==> exp/lagoon: inputs <==
==> flow/design.v <==
module tpumac
    #(parameter BITS_AB=8,
    parameter BITS_C=16)
    (
    input clk, rst_n, WrEn, en,
    input signed [BITS_AB-1:0] Ain,
    input signed [BITS_AB-1:0] Bin,
    input signed [BITS_C-1:0] Cin,
    output reg signed [BITS_AB-1:0] Aout,
    output reg signed [BITS_AB-1:0] Bout,
    output reg signed [BITS_C-1:0] Cout
    );
    logic signed [BITS_C-1:0] AxB, CPAB;
    always_ff @(posedge clk, negedge rst_n) begin
        if (!rst_n) begin
            Aout <= 0;
            Bout <= 0;
        end else if (en) begin
            Aout <= Ain;
            Bout <= Bin;
        end
    end
    always_ff @(posedge clk, negedge rst_n) begin
        if (!rst_n) begin
            Cout <= 0;
        end else if (WrEn) begin
            Cout <= Cin;
        end else if (en) begin
            Cout <= CPAB;
        end 
    end
    always_comb begin
        AxB = Ain * Bin;
        CPAB = AxB + Cout;
    end
endmodule
module systolic_array
#(
parameter BITS = 8,
parameter DIM = 32
)
(
input clk,rst_n,en,
input [DIM-1:0][BITS-1:0] A,
input [DIM-1:0][BITS-1:0] B,
output [DIM-1:0][DIM-1:0][BITS*2-1:0] Cout
);
logic [DIM-1:0][DIM-1:0][BITS-1:0] MACAin, MACBin, MACAout, MACBout;
logic [DIM-1:0][DIM-1:0][BITS*2-1:0] MACCout;
assign Cout = MACCout;
genvar gi, gj;
generate
    for (gi = 0 ; gi < DIM ; gi++) begin : row
        for (gj = 0 ; gj < DIM ; gj++) begin : col
            tpumac #(.BITS_AB(BITS), .BITS_C(BITS*2)) iDUT (
                .clk(clk), .rst_n(rst_n), .WrEn(1'b0), .en(en),
                .Ain(MACAin[gi][gj]), .Bin(MACBin[gi][gj]), .Cin({(BITS*2){1'b0}}),
                .Aout(MACAout[gi][gj]), .Bout(MACBout[gi][gj]), .Cout(MACCout[gi][gj])
            );
        end
    end
endgenerate
always_comb begin : ABCManager
    for (int i = 0 ; i < DIM ; i++) begin
        MACAin[i][0] = A[i];
        MACBin[0][i] = B[i];
    end
    for (int i = 0 ; i < DIM ; i++) begin
        for (int j = 1 ; j < DIM ; j++) begin
            MACAin[i][j] = MACAout[i][j-1];
        end
    end
    for (int i = 1 ; i < DIM ; i++) begin
        for (int j = 0 ; j < DIM ; j++) begin
            MACBin[i][j] = MACBout[i-1][j]; 
        end
    end
end
endmodule
module layoutA
#(
    parameter BITS = 8,  
    parameter DIM = 32  
)
(
    input [DIM-1:0][DIM-1:0][BITS-1:0] INA,
    input [$clog2(DIM):0] m, n, 
    output logic [DIM-1:0][DIM*2-2:0][BITS-1:0] OUTA
);
always_comb begin : ConnectionsA
    for (int row = 0 ; row < DIM ; row++) begin
        for (int col = 0 ; col < DIM*2-1 ; col++) begin
            if (col >= DIM*2-1-n-row && col <= DIM*2-2-row && row < m) begin
                OUTA[row][col] = INA[row][DIM*2-2-col-row];
            end else begin
                OUTA[row][col] = 0;
            end
        end
    end
end
endmodule
module layoutB
#(
    parameter BITS = 8,  
    parameter DIM = 32  
)
(
    input [DIM-1:0][DIM-1:0][BITS-1:0] INB,
    input [$clog2(DIM):0] n, p, 
    output logic [DIM*2-2:0][DIM-1:0][BITS-1:0] OUTB
);
always_comb begin : ConnectionsB
    for (int row = 0 ; row < DIM ; row++) begin
        for (int col = 0 ; col < DIM*2-1 ; col++) begin
            if (col >= DIM*2-1-n-row && col <= DIM*2-2-row && row < p) begin
                OUTB[col][row] = INB[DIM*2-2-col-row][row];
            end else begin
                OUTB[col][row] = 0;
            end
        end
    end
end
endmodule
module MATMUL 
#(
    parameter BITS = 8,  
    parameter DIM = 32  
)
(
    input clk, rst_n, en,
    input [$clog2(DIM):0] m, n, p,
    input [DIM-1:0][DIM-1:0][BITS-1:0] matrixDataA,
    input [DIM-1:0][DIM-1:0][BITS-1:0] matrixDataB,
    output logic [DIM-1:0][DIM-1:0][BITS-1:0] dataOut,
    output logic done
);
logic [$clog2(DIM*4):0] count;
logic [DIM-1:0][BITS-1:0] Ain, Bin;
logic [DIM-1:0][DIM-1:0][BITS*2-1:0] Cout;
logic [DIM-1:0][DIM*2-2:0][BITS-1:0] OUTA;
logic [DIM*2-2:0][DIM-1:0][BITS-1:0] OUTB;
layoutA #(.BITS(BITS), .DIM(DIM))
LayoutADUT (.INA(matrixDataA),.m(m),.n(n),.OUTA(OUTA));
layoutB #(.BITS(BITS), .DIM(DIM))
LayoutBDUT (.INB(matrixDataB),.n(n),.p(p),.OUTB(OUTB));
systolic_array #(.BITS(BITS), .DIM(DIM))
SysArrayDUT (.clk(clk), .rst_n(rst_n), .en(en), .A(Ain), .B(Bin), .Cout(Cout));
always @(posedge clk, negedge rst_n) begin
    if (!rst_n) begin
        count <= 0;
    end else if (done) begin
        count <= 0;
    end else if (en == 1) begin
        count <= count + 1;
    end
end
always_comb begin : DataFeeder
    for (int i = 0 ; i < DIM ; i++) begin
        if (count <= DIM*2-2) begin
            Ain[i] = OUTA[i][DIM*2-2-count];
            Bin[i] = OUTB[DIM*2-2-count][i];
        end else begin
            Ain[i] = 0;
            Bin[i] = 0;
        end
    end
    for (int i = 0 ; i < DIM ; i++) begin
        for (int j = 0 ; j < DIM ; j++) begin
            dataOut[i][j] = Cout[i][j] >> BITS;  
        end
    end
end
always_comb begin : howdone
    done = count == m+n+p-2 ? 1 : 0;
end
endmodule
module matmul_top
#(
    parameter BITS = 8,
    parameter DIM = 4
)
(
    input clk, rst_n, en,
    input [$clog2(DIM):0] m, n, p,
    input [DIM*DIM*BITS-1:0] mat_a,
    input [DIM*DIM*BITS-1:0] mat_b,
    output [DIM*DIM*BITS-1:0] mat_c,
    output done
);
MATMUL #(.BITS(BITS), .DIM(DIM)) u_matmul (
    .clk(clk), .rst_n(rst_n), .en(en),
    .m(m), .n(n), .p(p),
    .matrixDataA(mat_a), .matrixDataB(mat_b),
    .dataOut(mat_c), .done(done)
);
endmodule
==> flow/run.sh <==
#!/bin/bash
# the make line also repeats each setting of config.mk as NAME=value (left out here)
make -C /OpenROAD-flow-scripts/flow DESIGN_CONFIG=/design/flow/config.mk WORK_HOME=/design/flow/orfs CLKGATE_MAP_FILE= finish
==> flow/config.mk <==
export PLATFORM = sky130hd
export DESIGN_NAME = matmul_top
export DESIGN_NICKNAME = matmul_top
export VERILOG_FILES = /design/flow/design.v
export SDC_FILE = /design/flow/constraint.sdc
export NUM_CORES = 4
export LEC_CHECK = 0
export CAP_MARGIN = 0
export CORE_MARGIN = 2
export CORE_UTILIZATION = 72
export CTS_CLUSTER_DIAMETER = 296
export CTS_CLUSTER_SIZE = 96
export PLACE_DENSITY = 0.43
export SETUP_SLACK_MARGIN = 1.47
export SLEW_MARGIN = 20
export TNS_END_PERCENT = 5
==> flow/constraint.sdc <==
create_clock -name core_clock -period 6.17 [get_ports {clk}]
set_input_delay 1.2340 -clock core_clock [delete_from_list [all_inputs] [get_ports {clk}]]
set_output_delay 1.2340 -clock core_clock [all_outputs]
set_load 0.01 [all_outputs]
==> inputs of exp/harbor, as changes to exp/lagoon <==
==> flow/config.mk (replaced) <==
export PLATFORM = sky130hd
export DESIGN_NAME = matmul_top
export DESIGN_NICKNAME = matmul_top
export VERILOG_FILES = /design/flow/design.v
export SDC_FILE = /design/flow/constraint.sdc
export NUM_CORES = 4
export LEC_CHECK = 0
export ABC_AREA = 0
export CAP_MARGIN = 20
export CELL_PAD_IN_SITES_DETAIL_PLACEMENT = 0
export CORE_MARGIN = 2
export CORE_UTILIZATION = 58
export GPL_ROUTABILITY_DRIVEN = 0
export SETUP_SLACK_MARGIN = -0.11
export SLEW_MARGIN = 20
==> flow/constraint.sdc (replaced) <==
create_clock -name core_clock -period 6.82 [get_ports {clk}]
set_input_delay 1.3640 -clock core_clock [delete_from_list [all_inputs] [get_ports {clk}]]
set_output_delay 1.3640 -clock core_clock [all_outputs]
set_load 0.01 [all_outputs]
==> inputs of exp/amber, as changes to exp/lagoon <==
==> flow/config.mk (replaced) <==
export PLATFORM = sky130hd
export DESIGN_NAME = matmul_top
export DESIGN_NICKNAME = matmul_top
export VERILOG_FILES = /design/flow/design.v
export SDC_FILE = /design/flow/constraint.sdc
export NUM_CORES = 4
export LEC_CHECK = 0
export CAP_MARGIN = 20
export CORE_MARGIN = 2
export CORE_UTILIZATION = 68
export CTS_CLUSTER_SIZE = 36
export SLEW_MARGIN = 20
==> flow/constraint.sdc (replaced) <==
create_clock -name core_clock -period 7.12 [get_ports {clk}]
set_input_delay 1.4240 -clock core_clock [delete_from_list [all_inputs] [get_ports {clk}]]
set_output_delay 1.4240 -clock core_clock [all_outputs]
set_load 0.01 [all_outputs]
==> run summary <==
Status - did not finish
Exit stage - global routing (5_1_grt)
Log Error - [ERROR GRT-0232] Routing congestion too high. Check the congestion heatmap in the GUI.
Die H - 334 um
HPWL after DPL - 215,000 um
Die Wd - 334 um
Num rows - 121
Placed cells - 10.2k
Post-CTS Setup Inserts - 119
GR Layer Usage met1 - 0.753
Placed cell area - 0.0859 sq mm
Total Routing Usage GR - 0.762
Post-CTS Resized - 426
the above is filed under exp/amber

==> run summary <==
Setup ws final - -0.869 ns
Status - finished with violations
HPWL after DPL - 185,000 um
GR Layer Usage met1 - 0.453
SO Viols - negative setup slack
Die Wd - 361 um
Placed cells - 10.4k
Setup violators final - 54
Num rows - 131
Total Routing Usage GR - 0.364
Placed cell area - 0.0858 sq mm
Post-CTS Setup Inserts - 75
the above is filed under exp/harbor

==> run summary <==
Status - did not finish
Exit stage - global routing (5_1_grt)
Log Error - [ERROR GRT-0116] Global routing finished with congestion. Check the congestion regions in the DRC Viewer.
Die H - 325 um
Total Routing Usage GR - 0.732
Num rows - 117
Die Wd - 325 um
Placed cell area - 0.0859 sq mm
Placed cells - 10.2k
the above is filed under exp/lagoon

